==> v29: inputs <==
==> flow/design.v (excerpt) <==
module ALU_microprocessor (
  input      [ 5:0]   alu_ctrl  ,
  input      [31:0]   in_1      ,
  input      [31:0]   in_2      ,
  input               alu_clk   ,
  output reg [31:0]   alu_rslt  ,
  output     [ 4:0]   alu_checks             
);
reg             N;                           
reg             Z;                           
reg             C;                           
reg             V;                           
reg             P;                           
always @(posedge alu_clk) begin
  case(alu_ctrl)
    5'd0 :  begin   
      {C,alu_rslt} = in_1 + in_2;            
      Z            = (alu_rslt==32'b0);
      N            = alu_rslt[31];
      V            = in_1[31]&&(in_2[31])&&(!alu_rslt[31]) || (!in_1[31])&&(!in_2[31])&&alu_rslt[31];
      P            = ^alu_rslt;
    end
    5'd1 :  begin   
      {C,alu_rslt} = in_1 + (-in_2);         
      C            = !C;
      Z            = (alu_rslt==32'b0);
      N            = alu_rslt[31];
      V            = in_1[31]&&(!in_2[31])&&(!alu_rslt[31]) || (!in_1[31])&&(in_2[31])&&alu_rslt[31];
      P            = ^alu_rslt;
    end
    5'd2 :  begin
      alu_rslt = in_1;                       
      Z        = (alu_rslt==32'b0);
      N        = alu_rslt[31];
      V        = 0;    
      C        = 0;
      P        = ^alu_rslt;
    end
     5'd3 :  begin
      alu_rslt = in_2;                       
      Z        = (alu_rslt==32'b0);
      N        = alu_rslt[31];
      V        = 0;    
      C        = 0;
      P        = ^alu_rslt;
    end
     5'd4 :  begin
      {C,alu_rslt} = in_1 + 1;               
      Z        = (alu_rslt==32'b0);
  ...
Settings: LEC_CHECK=0, CAP_MARGIN=15, CELL_PAD_IN_SITES_DETAIL_PLACEMENT=1, CELL_PAD_IN_SITES_GLOBAL_PLACEMENT=3, CORE_ASPECT_RATIO=1.73, CORE_MARGIN=3, CORE_UTILIZATION=54, CTS_CLUSTER_DIAMETER=55, CTS_CLUSTER_SIZE=59, GPL_ROUTABILITY_DRIVEN=0, GPL_TIMING_DRIVEN=0, HOLD_SLACK_MARGIN=-0.08, MAX_ROUTING_LAYER=met5, PLACE_DENSITY_LB_ADDON=0.05, SLEW_MARGIN=35; clock period 7.0 ns.
run.sh (not shown) runs the stock make flow with config.mk's settings and CLKGATE_MAP_FILE=.
==> v34: changes against v29 <==
- CELL_PAD_IN_SITES_GLOBAL_PLACEMENT: 3 -> unset
- CORE_ASPECT_RATIO: 1.73 -> unset
- CORE_MARGIN: 3 -> 2
- CORE_UTILIZATION: 54 -> 40
- MAX_ROUTING_LAYER: met5 -> met4
- PLACE_DENSITY_LB_ADDON: 0.05 -> unset
- SLEW_MARGIN: 35 -> 20
==> results_dict.tcl <==
# metrics dict for downstream scripts
set metrics [dict create \
    outcome "complete, but fails checks" \
    setup_violations 1 \
    grt_pass1_wl_um 144000 \
    die_y_um 216 \
    so_faults "negative setup slack" \
    setup_ws_ns -0.0217 \
    die_area_um2 46900 \
    floorplan.core_util_pct 40.7 \
    die_w_um 216 \
    fp.coreArea_um2 44400 \
]
That was v34.
==> results_dict.tcl <==
# collected from the flow reports
set metrics [dict create \
    outcome "did not finish" \
    stop_stage "global placement without I/O (3_1_place_gp_skip_io)" \
    firstError "[ERROR FLW-0024] Place density exceeds 1.0 (current PLACE_DENSITY_LB_ADDON =  0.05). Please check if the value of  PLACE_DENSITY_LB_ADDON is between 0 and 0.99." \
    ys_seq_share_pct 4.10 \
    die_y_um 247 \
    logic_family "adder cells" \
    yosys-top-cells-count "437 x ha_1, 379 x xnor2_1, 175 x inv_1, 170 x nand2_1, 133 x nor2_1" \
    top_area_cell "ha_1" \
    simple_gate_share_pct 16.3 \
    synth-xor-area-share_pct 20.0 \
    synth_area_um2 18100 \
    synth_cells 2342 \
    floorplan.core_util_pct 55.1 \
    synth-edff-count 0 \
    die_w_um 145 \
    syn_area_per_cell_um2 7.71 \
    fp.coreArea_um2 32800 \
    die_area_um2 35800 \
]
That was v29.

---

==> 08-12 <==
Starting RTL as in the previous note.
Design ALU_microprocessor, start of the top module:
module ALU_microprocessor (
  input      [ 5:0]   alu_ctrl  ,
  input      [31:0]   in_1      ,
  input      [31:0]   in_2      ,
  input               alu_clk   ,
  output reg [31:0]   alu_rslt  ,
  output     [ 4:0]   alu_checks             
);
make LEC_CHECK=0 CAP_MARGIN=20 CORE_ASPECT_RATIO=0.5 CORE_MARGIN=2 CORE_UTILIZATION=40 CTS_CLUSTER_DIAMETER=306 CTS_CLUSTER_SIZE=100 GPL_ROUTABILITY_DRIVEN=0 HOLD_SLACK_MARGIN=0.24 PLACE_DENSITY=0.4 SETUP_SLACK_MARGIN=-0.7 SLEW_MARGIN=20 TNS_END_PERCENT=5 finish   # period 7.0 ns
==> 06-13: changes against 08-12 <==
Settings changed: CORE_ASPECT_RATIO 0.5 to unset, CORE_UTILIZATION 40 to 66, CTS_CLUSTER_DIAMETER 306 to unset, CTS_CLUSTER_SIZE 100 to 57, GPL_ROUTABILITY_DRIVEN 0 to unset, HOLD_SLACK_MARGIN 0.24 to unset, PLACE_DENSITY 0.4 to unset, SETUP_SLACK_MARGIN -0.7 to unset, TNS_END_PERCENT 5 to unset.
==> flow/constraint.sdc (replaced) <==
create_clock -name core_clock -period 4.6 [get_ports {alu_clk}]
set_input_delay 0.9200 -clock core_clock [delete_from_list [all_inputs] [get_ports {alu_clk}]]
set_output_delay 0.9200 -clock core_clock [all_outputs]
set_load 0.01 [all_outputs]
==> impl_report.txt <==
FLOW METRICS REPORT
----------------------------------------------------
[Status]
  Status ........................ stopped before the end
  Failed at ........................ 5_1_grt
  Error that ended the run ........................ [ERROR GRT-0116] Global routing finished with congestion. Check the congestion regions in the DRC Viewer.

[Place]
  Placement-stage worst setup slack ........................ -0.959 ns
  Area after DPL ........................ approximately 24000 um2

[Die]
  Count of standard-cell rows ........................ roughly 60
  Chip area ........................ 28700 um2
  Height of the die ........................ between 150 and 200 um
  Area of the core region ........................ ~27000 um2
  Die Span X ........................ ~170 um

[Global route]
  Met2 Usage GRT ........................ 1.01
  GR Layer Usage met1 ........................ 0.861
  Global routing met3 resource utilization ........................ 0.783

[CTS]
  Number of setup buffers added after CTS ........................ 30

----------------------------------------------------
The numbers above come from 06-13.

==> impl_report.txt <==
RUN METRICS
----------------------------------------------------
[Status]
  Status ........................ complete, no violations

[Routing]
  Wire length on met1 ........................ 46800 um

[Yosys]
  Synthesized area divided by synthesized cell count ........................ slightly below 8 um2
  Cell area leaders ........................ sky130_fd_sc_hd__ha_1 30%, sky130_fd_sc_hd__xnor2_1 18%, sky130_fd_sc_hd__dfxtp_1 4.1%

[Place]
  Placement-stage worst setup slack ........................ ~0.22 ns
  Area after DPL ........................ about 21000 um2

[Die]
  Count of standard-cell rows ........................ ~54
  Height of the die ........................ approximately 150 um
  Die Span X ........................ 304 um
  Area of the core region ........................ about 44000 um2
  Chip area ........................ roughly 47000 um2

[Global route]
  Global routing met3 resource utilization ........................ 0.320
  Met2 Usage GRT ........................ 0.572

[CTS]
  Number of setup buffers added after CTS ........................ 0

[Pwr]
  Combinational group power ........................ 2.90 mW

----------------------------------------------------
The numbers above come from 08-12.


---

==> 06-09 <==
==> flow/design.v <==
`timescale 1ns / 1ps
module ALU_microprocessor (
  input      [ 5:0]   alu_ctrl  ,
  input      [31:0]   in_1      ,
  input      [31:0]   in_2      ,
  input               alu_clk   ,
  output reg [31:0]   alu_rslt  ,
  output     [ 4:0]   alu_checks             
);
reg             N;                           
reg             Z;                           
reg             C;                           
reg             V;                           
reg             P;                           
always @(posedge alu_clk) begin
  case(alu_ctrl)
    5'd0 :  begin   
      {C,alu_rslt} = in_1 + in_2;            
      Z            = (alu_rslt==32'b0);
      N            = alu_rslt[31];
      V            = in_1[31]&&(in_2[31])&&(!alu_rslt[31]) || (!in_1[31])&&(!in_2[31])&&alu_rslt[31];
      P            = ^alu_rslt;
    end
    5'd1 :  begin   
      {C,alu_rslt} = in_1 + (-in_2);         
      C            = !C;
      Z            = (alu_rslt==32'b0);
      N            = alu_rslt[31];
      V            = in_1[31]&&(!in_2[31])&&(!alu_rslt[31]) || (!in_1[31])&&(in_2[31])&&alu_rslt[31];
      P            = ^alu_rslt;
    end
    5'd2 :  begin
      alu_rslt = in_1;                       
      Z        = (alu_rslt==32'b0);
      N        = alu_rslt[31];
      V        = 0;    
      C        = 0;
      P        = ^alu_rslt;
    end
     5'd3 :  begin
      alu_rslt = in_2;                       
      Z        = (alu_rslt==32'b0);
      N        = alu_rslt[31];
      V        = 0;    
      C        = 0;
      P        = ^alu_rslt;
    end
     5'd4 :  begin
      {C,alu_rslt} = in_1 + 1;               
      Z        = (alu_rslt==32'b0);
      N        = alu_rslt[31];
      V        = 0;
      P        = ^alu_rslt;    
    end
    5'd5 :  begin
      {C,alu_rslt} = in_2 + 1;               
      Z        = (alu_rslt==32'b0);
      N        = alu_rslt[31];
      V        = 0;   
      P        = ^alu_rslt; 
    end
    5'd6 :  begin
      alu_rslt = in_1 - 1;                   
      Z        = (alu_rslt==32'b0);
      N        = alu_rslt[31];
      V        = 0;    
      C        = alu_rslt[31];
      P        = ^alu_rslt;
    end
    5'd7 :  begin
      alu_rslt = in_2 - 1;                   
      Z        = (alu_rslt==32'b0);
      N        = alu_rslt[31];
      V        = 0;    
      C        = alu_rslt[31];
      P        = ^alu_rslt;
    end
    5'd8 :  begin   
      alu_rslt = in_1 & in_2;                
      Z        = (alu_rslt==32'b0);
      N        = alu_rslt[31];
      C        = 0;                          
      V        = 0;                          
      P        = ^alu_rslt;
    end
    5'd9 :  begin  
      alu_rslt = in_1 | in_2;                
      Z        = (alu_rslt==32'b0);
      N        = alu_rslt[31];
      V        = 0;                          
      C        = 0;                          
      P        = ^alu_rslt;
    end
    5'd10:  begin  
      alu_rslt = ~(in_1 & in_2);             
      Z        = (alu_rslt==32'b0);
      N        = alu_rslt[31];
      V        = 0;                          
      C        = 0;                          
      P        = ^alu_rslt;
    end
    5'd11:  begin  
      alu_rslt = ~(in_1 | in_2);             
      Z        = (alu_rslt==32'b0);
      N        = alu_rslt[31];
      V        = 0;                          
      C        = 0;                          
      P        = ^alu_rslt;
    end
    5'd12:  begin  
      alu_rslt = ~(in_1 ^ in_2);             
      Z        = (alu_rslt==32'b0);
      N        = alu_rslt[31];
      V        = 0;                          
      C        = 0;                          
      P        = ^alu_rslt;
    end
    5'd13:  begin  
      alu_rslt = in_1 ^ in_2;                
      Z        = (alu_rslt==32'b0);
      N        = alu_rslt[31];
      V        = 0;                          
      C        = 0;                          
      P        = ^alu_rslt;
    end
    5'd14:  begin  
      alu_rslt = ~in_1;                      
      Z        = (alu_rslt==32'b0);
      N        = alu_rslt[31];
      V        = 0;                          
      C        = 0;                          
      P        = ^alu_rslt;
    end
    5'd15:  begin  
      alu_rslt = ~in_2;                      
      Z        = (alu_rslt==32'b0);
      N        = alu_rslt[31];
      V        = 0;                          
      C        = 0;                          
      P        = ^alu_rslt;
    end
    5'd16:  begin
      alu_rslt = in_1 << 1;                  
      Z        = (alu_rslt==32'b0);
      N        = alu_rslt[31];
      V        = 0;                          
      C        = alu_rslt[31];
      P        = ^alu_rslt;
    end
    5'd17:  begin
      alu_rslt = in_2 << 1;                  
      Z        = (alu_rslt==32'b0);
      N        = alu_rslt[31];
      V        = 0;                          
      C        = alu_rslt[31];
      P        = ^alu_rslt;
    end
    5'd18:  begin
      alu_rslt = in_1 >> 1;                  
      Z        = (alu_rslt==32'b0);
      N        = alu_rslt[31];
      V        = 0;                          
      C        = alu_rslt[0];
      P        = ^alu_rslt;
    end
    5'd19:  begin
      alu_rslt = in_1 >> 1;                  
      Z        = (alu_rslt==32'b0);
      N        = alu_rslt[31];
      V        = 0;                          
      C        = alu_rslt[0];
      P        = ^alu_rslt;
    end
    5'd20:  begin
      alu_rslt = {in_1[30:0], in_1[31]};     
      Z        = (alu_rslt==32'b0);
      N        = 0;                          
      V        = 0;                          
      C        = 0;                          
      P        = ^alu_rslt;
    end
    5'd21:  begin
      alu_rslt = {in_2[30:0], in_2[31]};     
      Z        = (alu_rslt==32'b0);
      N        = 0;                          
      V        = 0;                          
      C        = 0;                          
      P        = ^alu_rslt;
    end
    5'd22:  begin
      alu_rslt = {in_1[0], in_1[31:1]};      
      Z        = (alu_rslt==32'b0);
      N        = 0;                          
      V        = 0;                          
      C        = 0;                          
      P        = ^alu_rslt;
    end
    5'd23:  begin
      alu_rslt = {in_2[0], in_2[31:1]};      
      Z        = (alu_rslt==32'b0);
      N        = 0;                          
      V        = 0;                          
      C        = 0;                          
      P        = ^alu_rslt;
    end
    default:  begin                          
      alu_rslt = 0; 
      {P,N,Z,C,V}= 5'b00100;                    
    end
  endcase  
end  
assign alu_checks = {P,V,Z,C,N};               
endmodule  
==> flow/run.sh <==
#!/bin/bash
# the make line also repeats each setting of config.mk as NAME=value (left out here)
make -C /OpenROAD-flow-scripts/flow DESIGN_CONFIG=/design/flow/config.mk WORK_HOME=/design/flow/orfs CLKGATE_MAP_FILE= finish
==> flow/config.mk <==
export PLATFORM = sky130hd
export DESIGN_NAME = ALU_microprocessor
export DESIGN_NICKNAME = ALU_microprocessor
export VERILOG_FILES = /design/flow/design.v
export SDC_FILE = /design/flow/constraint.sdc
export NUM_CORES = 4
export LEC_CHECK = 0
export CAP_MARGIN = 40
export CORE_MARGIN = 2
export CORE_UTILIZATION = 48
export CTS_CLUSTER_DIAMETER = 197
export CTS_CLUSTER_SIZE = 99
export GPL_ROUTABILITY_DRIVEN = 0
export SETUP_SLACK_MARGIN = -0.65
export SLEW_MARGIN = 20
export TNS_END_PERCENT = 35
==> flow/constraint.sdc <==
create_clock -name core_clock -period 7.0 [get_ports {alu_clk}]
set_input_delay 1.4000 -clock core_clock [delete_from_list [all_inputs] [get_ports {alu_clk}]]
set_output_delay 1.4000 -clock core_clock [all_outputs]
set_load 0.01 [all_outputs]
==> inputs of 09-24, as changes to 06-09 <==
CAP_MARGIN = 20   (was 40)
CORE_UTILIZATION = 57   (was 48)
CTS_CLUSTER_DIAMETER = not set   (was 197)
CTS_CLUSTER_SIZE = not set   (was 99)
GPL_ROUTABILITY_DRIVEN = not set   (was 0)
SETUP_SLACK_MARGIN = 1.49   (was -0.65)
TNS_END_PERCENT = not set   (was 35)
==> flow/constraint.sdc (replaced) <==
create_clock -name core_clock -period 5.66 [get_ports {alu_clk}]
set_input_delay 1.1320 -clock core_clock [delete_from_list [all_inputs] [get_ports {alu_clk}]]
set_output_delay 1.1320 -clock core_clock [all_outputs]
set_load 0.01 [all_outputs]
==> notes.md <==
run results: status finished clean, Lkg Pwr 0.00978 uW, Pint 2100 uW, f_max 0.197 GHz, layout filler cell count 2430, Switch Pwr 2240 uW, fp util 57.5%, post-placement cell count 3022, routed wire length 97600 um, num rows 65
The numbers above come from 09-24.

==> notes.md <==
run results: status finished clean, num rows 71, layout filler cell count 3615, Pint 1470 uW, f_max 0.154 GHz, fp util 48.4%, routed wire length 91500 um, ant diodes 7, post-placement cell count 2940, Switch Pwr 1680 uW
The numbers above come from 06-09.


---

==> inputs of trial 63 <==
Starts from the design.v that is shown in full above.
clock: 3.59 ns
lec_check: 0
cap_margin: 5
core_margin: 2
core_utilization: 72
cts_cluster_diameter: 99
cts_cluster_size: 57
place_density: 0.65
slew_margin: 20
==> inputs of build 88, as changes to trial 63 <==
Settings changed: CAP_MARGIN 5 to 20, CORE_MARGIN 2 to 7, CORE_UTILIZATION 72 to 40, CTS_CLUSTER_DIAMETER 99 to not set, CTS_CLUSTER_SIZE 57 to not set, PLACE_DENSITY 0.65 to not set, TNS_END_PERCENT set to 70.
==> flow/constraint.sdc (replaced) <==
create_clock -name core_clock -period 7.0 [get_ports {alu_clk}]
set_input_delay 1.4000 -clock core_clock [delete_from_list [all_inputs] [get_ports {alu_clk}]]
set_output_delay 1.4000 -clock core_clock [all_outputs]
set_load 0.01 [all_outputs]
==> inputs of trial 53, as changes to trial 63 <==
Settings changed: CAP_MARGIN 5 to 20, CORE_UTILIZATION 72 to 48, CTS_CLUSTER_DIAMETER 99 to not set, CTS_CLUSTER_SIZE 57 to not set, PLACE_DENSITY 0.65 to not set.
==> flow/constraint.sdc (replaced) <==
create_clock -name core_clock -period 6.87 [get_ports {alu_clk}]
set_input_delay 1.3740 -clock core_clock [delete_from_list [all_inputs] [get_ports {alu_clk}]]
set_output_delay 1.3740 -clock core_clock [all_outputs]
set_load 0.01 [all_outputs]
==> impl_metrics.py <==
# Auto-generated metrics
metrics = {
    "outcome": {
        "run_status": "no timing/DRC/antenna violations",
    },
    "floorplanning": {
        "placement_rows": 71,
        "die_w_um": 198,
        "die_height_um": 198,
        "core_util_floorplan": 0.484,
        "die_area_mm2": 0.0392,
    },
    "place": {
        "final_replace_weighted_congestion": 1.19,
    },
}
the above is filed under trial 53

==> impl_metrics.py <==
# Generated from Yosys and OpenROAD reports
metrics = {
    "outcome": {
        "run_status": "did not finish",
        "flow.stopped_at": "detailed placement (3_5_place_dp)",
        "tool.error": "[ERROR DPL-0038] Utilization greater than 100%, impossible to legalize",
    },
    "place": {
        "final_replace_weighted_congestion": 1.36,
    },
    "floorplanning": {
        "die_height_um": 162,
        "die_area_mm2": 0.0264,
        "die_w_um": 162,
    },
}
the above is filed under trial 63

==> impl_metrics.py <==
# Auto-generated metrics
metrics = {
    "outcome": {
        "run_status": "no timing/DRC/antenna violations",
    },
    "floorplanning": {
        "die_area_mm2": 0.0513,
        "core_util_floorplan": 0.407,
        "die_height_um": 226,
        "placement_rows": 77,
    },
    "pwr": {
        "internal-power_mw": 1.55,
        "power.group.top": "combinational cells",
    },
    "timing": {
        "report.final.hold_viol_count": 0,
    },
    "place": {
        "final_replace_weighted_congestion": 1.07,
    },
}
the above is filed under build 88

Power figures rest on the tool's default switching activity, not on a simulated workload.
